Design datapath, start of the top module:
module datapath (clk, writenum, readnum, write, datapath_in, vsel, loada, loadb, loadc, shift, asel, bsel, ALUop, loads, Z_out, datapath_out);
input write, clk, loada, loadb, loadc, asel, bsel, loads, vsel;
input [1:0] ALUop, shift;
input [2:0] writenum, readnum;
input [15:0] datapath_in;
output Z_out;
output [15:0] datapath_out;
wire [15:0] data_in;
reg[15:0] aloaded, in;
wire [15:0] Bin, Ain;
reg Z_out;
reg [15:0] datapath_out;
wire [15:0] data_out, sout, out;
wire Z;
assign data_in = vsel ? datapath_in : datapath_out;  
regfile REGFILE(data_in, writenum, write, readnum, clk, data_out);  
always_ff @(posedge clk)  
begin
if (loada == 1) 
begin
 aloaded <= data_out ;
end
end 
always_ff @(posedge clk)  
begin
if (loadb == 1) 
begin
 in <= data_out ;
end
end 
shifter SHIFTER(in,shift,sout);
assign Bin = bsel ? ({11'b0, datapath_in[4:0]}) : sout ;  
assign Ain = asel ? (16'b0000000000000000) : aloaded ;
ALU alu(Ain,Bin,ALUop,out,Z);  
always_ff @(posedge clk)  
begin
if (loads == 1) 
begin
 Z_out <= Z ;
end
end 
always_ff @(posedge clk)  
begin
if (loadc == 1) 
begin
 datapath_out <= out ;
end
end 
endmodule 
For scale: ~660 cells after synthesis, ~52 I/O pins.
clock: 2.97 ns
lec_check: 0
cap_margin: 20
core_margin: 2
core_utilization: 65
cts_cluster_diameter: 374
cts_cluster_size: 17
setup_slack_margin: -0.29
slew_margin: 20
run.sh (not shown) runs the stock make flow with config.mk's settings and CLKGATE_MAP_FILE=.
The baseline completed, yet does not pass: setup timing.
==> next run, changes <==
ABC_AREA = 1   (was not set)
CORE_UTILIZATION = 68   (was 65)
CTS_CLUSTER_DIAMETER = 367   (was 374)
CTS_CLUSTER_SIZE = not set   (was 17)
SETUP_SLACK_MARGIN = not set   (was -0.29)
clock period = 3.56 ns   (was 2.97 ns; I/O delays follow)
Now the flow ran to the end with no violations.
Design area is lower by 8.5%.
Sequential cell count does not change.
Final cell count is higher by 19%.
Utilization is lower by 4.7 points.
Via count is higher by 8.7%.
Clock power is lower by 13%.
Power is lower by 21%.
Area after synthesis is higher by 1.9%.
Setup slack gets better by 2.3 ns.
==> next run, changes <==
CORE_UTILIZATION = 72   (was 68)
CTS_CLUSTER_SIZE = 99   (was not set)
clock period = 3.06 ns   (was 3.56 ns; I/O delays follow)
Result: The changed run died in global routing (5_1_grt) on GRT-0232. Synthesized cell count is unchanged. Die area drops by 5.4%. Area after synthesis is unchanged.
==> next run, changes <==
ABC_AREA = not set   (was 1)
CORE_UTILIZATION = 57   (was 72)
CTS_CLUSTER_DIAMETER = not set   (was 367)
CTS_CLUSTER_SIZE = not set   (was 99)
clock period = 5.29 ns   (was 3.06 ns; I/O delays follow)
Result: Now the flow ran to the end with no violations; synthesized area came out lower by about 1.8%; die area came out higher by 23%; synthesized cell count came out lower by about 30%.


v27:
Starting RTL as in the previous note.
make LEC_CHECK=0 CAP_MARGIN=20 CELL_PAD_IN_SITES_GLOBAL_PLACEMENT=0 CORE_ASPECT_RATIO=1.76 CORE_MARGIN=2 CORE_UTILIZATION=53 CTS_CLUSTER_DIAMETER=213 CTS_CLUSTER_SIZE=12 GPL_ROUTABILITY_DRIVEN=1 MAX_ROUTING_LAYER=met4 MIN_ROUTING_LAYER=met2 PLACE_DENSITY_LB_ADDON=0.21 SLEW_MARGIN=40 TNS_END_PERCENT=15 finish   # period 5.47 ns
v27 finished every stage and its layout cleared the timing, design-rule and antenna checks.
--- input diff v27..v31 ---
# v27
export LEC_CHECK = 0
export CAP_MARGIN = 20
export CELL_PAD_IN_SITES_GLOBAL_PLACEMENT = 0
export CORE_ASPECT_RATIO = 1.76
export CORE_MARGIN = 2
export CORE_UTILIZATION = 53
export CTS_CLUSTER_DIAMETER = 213
export CTS_CLUSTER_SIZE = 12
export GPL_ROUTABILITY_DRIVEN = 1
export MAX_ROUTING_LAYER = met4
export MIN_ROUTING_LAYER = met2
export PLACE_DENSITY_LB_ADDON = 0.21
export SLEW_MARGIN = 40
export TNS_END_PERCENT = 15
create_clock -name core_clock -period 5.47 [get_ports {clk}]
# v31
export LEC_CHECK = 0
export CAP_MARGIN = 20
export CELL_PAD_IN_SITES_GLOBAL_PLACEMENT = 1
export CORE_ASPECT_RATIO = 1.76
export CORE_MARGIN = 3
export CORE_UTILIZATION = 53
export CTS_CLUSTER_SIZE = 83
export GPL_ROUTABILITY_DRIVEN = 0
export MAX_ROUTING_LAYER = met4
export PLACE_DENSITY = 0.65
export SLEW_MARGIN = 40
export TNS_END_PERCENT = 15
create_clock -name core_clock -period 3.65 [get_ports {clk}]
- Across v31 and v27, a clean result was obtained everywhere but in v31.
- The flow for v31 finished, though final verification flagged setup timing.
- In the metrics for v31 and v27, the one carrying the lower final cell area excluding filler cells is v27.
- Re number of clock buffer instances in the layout: v27 was lower than v31.
- Side by side, portion of total power attributed to combinational logic turned out higher in v31 than in v27.
- In v31, the fraction of standard cell area in multi-input logic came out 1.1 points below the value in v27.
- [v31 vs v27] overall chip area: higher in v31
The following lists how v58 was set up differently from v31:
# v31
export LEC_CHECK = 0
export CAP_MARGIN = 20
export CELL_PAD_IN_SITES_GLOBAL_PLACEMENT = 1
export CORE_ASPECT_RATIO = 1.76
export CORE_MARGIN = 3
export CORE_UTILIZATION = 53
export CTS_CLUSTER_SIZE = 83
export GPL_ROUTABILITY_DRIVEN = 0
export MAX_ROUTING_LAYER = met4
export PLACE_DENSITY = 0.65
export SLEW_MARGIN = 40
export TNS_END_PERCENT = 15
create_clock -name core_clock -period 3.65 [get_ports {clk}]
# v58
export LEC_CHECK = 0
export CAP_MARGIN = 20
export CORE_MARGIN = 2
export CORE_UTILIZATION = 40
export SLEW_MARGIN = 20
create_clock -name core_clock -period 5.5 [get_ports {clk}]
v58: full flow OK, the timing, design-rule and antenna checks passed
Against v31 as the reference, v58 delivers a higher part of the power in the clock network.
Post-route fraction of the period consumed by the critical path in v58 is 31 points below v31.
Row cell area after layout: v58 lower / v31 higher
Input changes introduced in v36 (baseline for comparison: v58):
# v58
export LEC_CHECK = 0
export CAP_MARGIN = 20
export CORE_MARGIN = 2
export CORE_UTILIZATION = 40
export SLEW_MARGIN = 20
create_clock -name core_clock -period 5.5 [get_ports {clk}]
# v36
export LEC_CHECK = 0
export ABC_AREA = 1
export CAP_MARGIN = 40
export CORE_ASPECT_RATIO = 0.5
export CORE_MARGIN = 2
export CORE_UTILIZATION = 65
export CTS_CLUSTER_DIAMETER = 333
export CTS_CLUSTER_SIZE = 100
export SLEW_MARGIN = 20
export TNS_END_PERCENT = 25
create_clock -name core_clock -period 5.5 [get_ports {clk}]
## What came out
- Looking at peak fanout along the critical path, v36 sits 11 above v58.
- Relative to v58, the unique cell type count in the Yosys netlist measured on v36 has decreased by more than a quarter.
- Lower non-clock buffer instance count of the final layout among v36 and v58: v36
- Diff v36 and v58: filler-free cell count of the finished design higher in v36
--- input diff v36..v12 ---
# v36
export LEC_CHECK = 0
export ABC_AREA = 1
export CAP_MARGIN = 40
export CORE_ASPECT_RATIO = 0.5
export CORE_MARGIN = 2
export CORE_UTILIZATION = 65
export CTS_CLUSTER_DIAMETER = 333
export CTS_CLUSTER_SIZE = 100
export SLEW_MARGIN = 20
export TNS_END_PERCENT = 25
create_clock -name core_clock -period 5.5 [get_ports {clk}]
# v12
export LEC_CHECK = 0
export ABC_AREA = 1
export CAP_MARGIN = 40
export CORE_MARGIN = 2
export CORE_UTILIZATION = 40
export CTS_CLUSTER_DIAMETER = 333
export CTS_CLUSTER_SIZE = 100
export SLEW_MARGIN = 20
export TNS_END_PERCENT = 25
create_clock -name core_clock -period 5.5 [get_ports {clk}]
Results
Per the final summary, v12 finished and its layout is clean on timing, DRC and antenna.
Re inserted tap cell count: v36 was lower than v12.
Against v36, height of the die in v12 rose by more than half.
Non-clock buffer count went down slightly going from v36 to v12.
The run showing the smaller worst clock skew is v12.
On number of nets in the final layout, v36 tracks v12 almost exactly.
Setup WNS v36 -> v12: worse
Row number of instances on the worst hold path: v12 higher / v36 lower
Of v12 and v36, the higher portion of total power attributed to sequential cells belongs to v12.
Clock buffer count in the final layout (v12 over v36): increase, 2


## run A
datapath again, from the RTL that the note above started with.
Settings: LEC_CHECK=0, ABC_AREA=1, CAP_MARGIN=20, CELL_PAD_IN_SITES_DETAIL_PLACEMENT=1, CELL_PAD_IN_SITES_GLOBAL_PLACEMENT=2, CORE_ASPECT_RATIO=0.66, CORE_MARGIN=2, CORE_UTILIZATION=61, GPL_ROUTABILITY_DRIVEN=0, GPL_TIMING_DRIVEN=0, MAX_ROUTING_LAYER=met4, PLACE_DENSITY_LB_ADDON=0.02, SLEW_MARGIN=20; clock period 4.8 ns.
Run A did not finish; the tool stopped in global placement without I/O (3_1_place_gp_skip_io) with error FLW-0024.
Here is what was changed in the inputs of run B compared with run A.
==> flow/config.mk <==
export PLATFORM = sky130hd
export DESIGN_NAME = datapath
export DESIGN_NICKNAME = datapath
export VERILOG_FILES = /design/flow/design.v
export SDC_FILE = /design/flow/constraint.sdc
export NUM_CORES = 4
export LEC_CHECK = 0
export CAP_MARGIN = 20
export CORE_MARGIN = 2
export CORE_UTILIZATION = 64
export SETUP_SLACK_MARGIN = 0.89
export SLEW_MARGIN = 20
==> flow/constraint.sdc <==
create_clock -name core_clock -period 3.05 [get_ports {clk}]
set_input_delay 0.6100 -clock core_clock [delete_from_list [all_inputs] [get_ports {clk}]]
set_output_delay 0.6100 -clock core_clock [all_outputs]
set_load 0.01 [all_outputs]
Results
The remaining runs in run A and run B completed every stage, whereas run A halted early.
Status run B: flow complete, layout not clean - setup timing
Cmp run A and run B / number of cells produced by synthesis / lower: run B
Vertical die size, run B vs run A: up by more than 10%
Of run A and run B, the run reporting the lower area after synthesis was run B.
Synthesized chip area reported by yosys delta for run B relative to run A: about 1.8% lower
The following lists how run C was set up differently from run B:
--- a/flow/config.mk
+++ b/flow/config.mk
@@ -6,7 +6,9 @@
 export NUM_CORES = 4
 export LEC_CHECK = 0
+export ABC_AREA = 1
 export CAP_MARGIN = 20
 export CORE_MARGIN = 2
-export CORE_UTILIZATION = 64
-export SETUP_SLACK_MARGIN = 0.89
+export CORE_UTILIZATION = 72
+export CTS_CLUSTER_DIAMETER = 204
+export CTS_CLUSTER_SIZE = 47
 export SLEW_MARGIN = 20
### Flow results
Seen in the log of run C: DPL-0038 during global routing (5_1_grt), after which the run never completed.
In the flow results for run C and run B, the post-synthesis net count is larger on run C.
Between run B and run C, starting density of the core increased.
Run C: chip area in the Yosys report higher than run B
Gate count after technology mapping for run C: 45% up relative to run B
Summary of run C over run B: total die size now sits lower; routability congestion estimate now sits higher.
### run C -> run D
--- a/flow/config.mk
+++ b/flow/config.mk
@@ -6,5 +6,5 @@
 export NUM_CORES = 4
 export LEC_CHECK = 0
-export ABC_AREA = 1
+export ABC_AREA = 0
 export CAP_MARGIN = 20
 export CORE_MARGIN = 2
@@ -12,3 +12,4 @@
 export CTS_CLUSTER_DIAMETER = 204
 export CTS_CLUSTER_SIZE = 47
+export SETUP_SLACK_MARGIN = 0.9
 export SLEW_MARGIN = 20
==> comparison <==
Seen in the log of run D: DPL-0033 during clock tree synthesis (4_1_cts), after which the run never completed.
The net count after synthesis reported for run D is smaller than that of run C by 29%.
Taking run C as the reference point, the total die size of run D falls by 1.8%.
Against run C, run D comes in 13 points higher on fraction of synthesized area in multiplexers.
Looking at total cell area at the placement stage, run D sits 210 sq um above run C.
Lower area of the synthesized netlist per yosys stat among run D and run C: run D
On area after synthesis, run D does better than run C.
Looking at horizontal die dimension, run D sits 1.0 um lower than run C does.
Power is estimated from default activity; no workload was simulated.
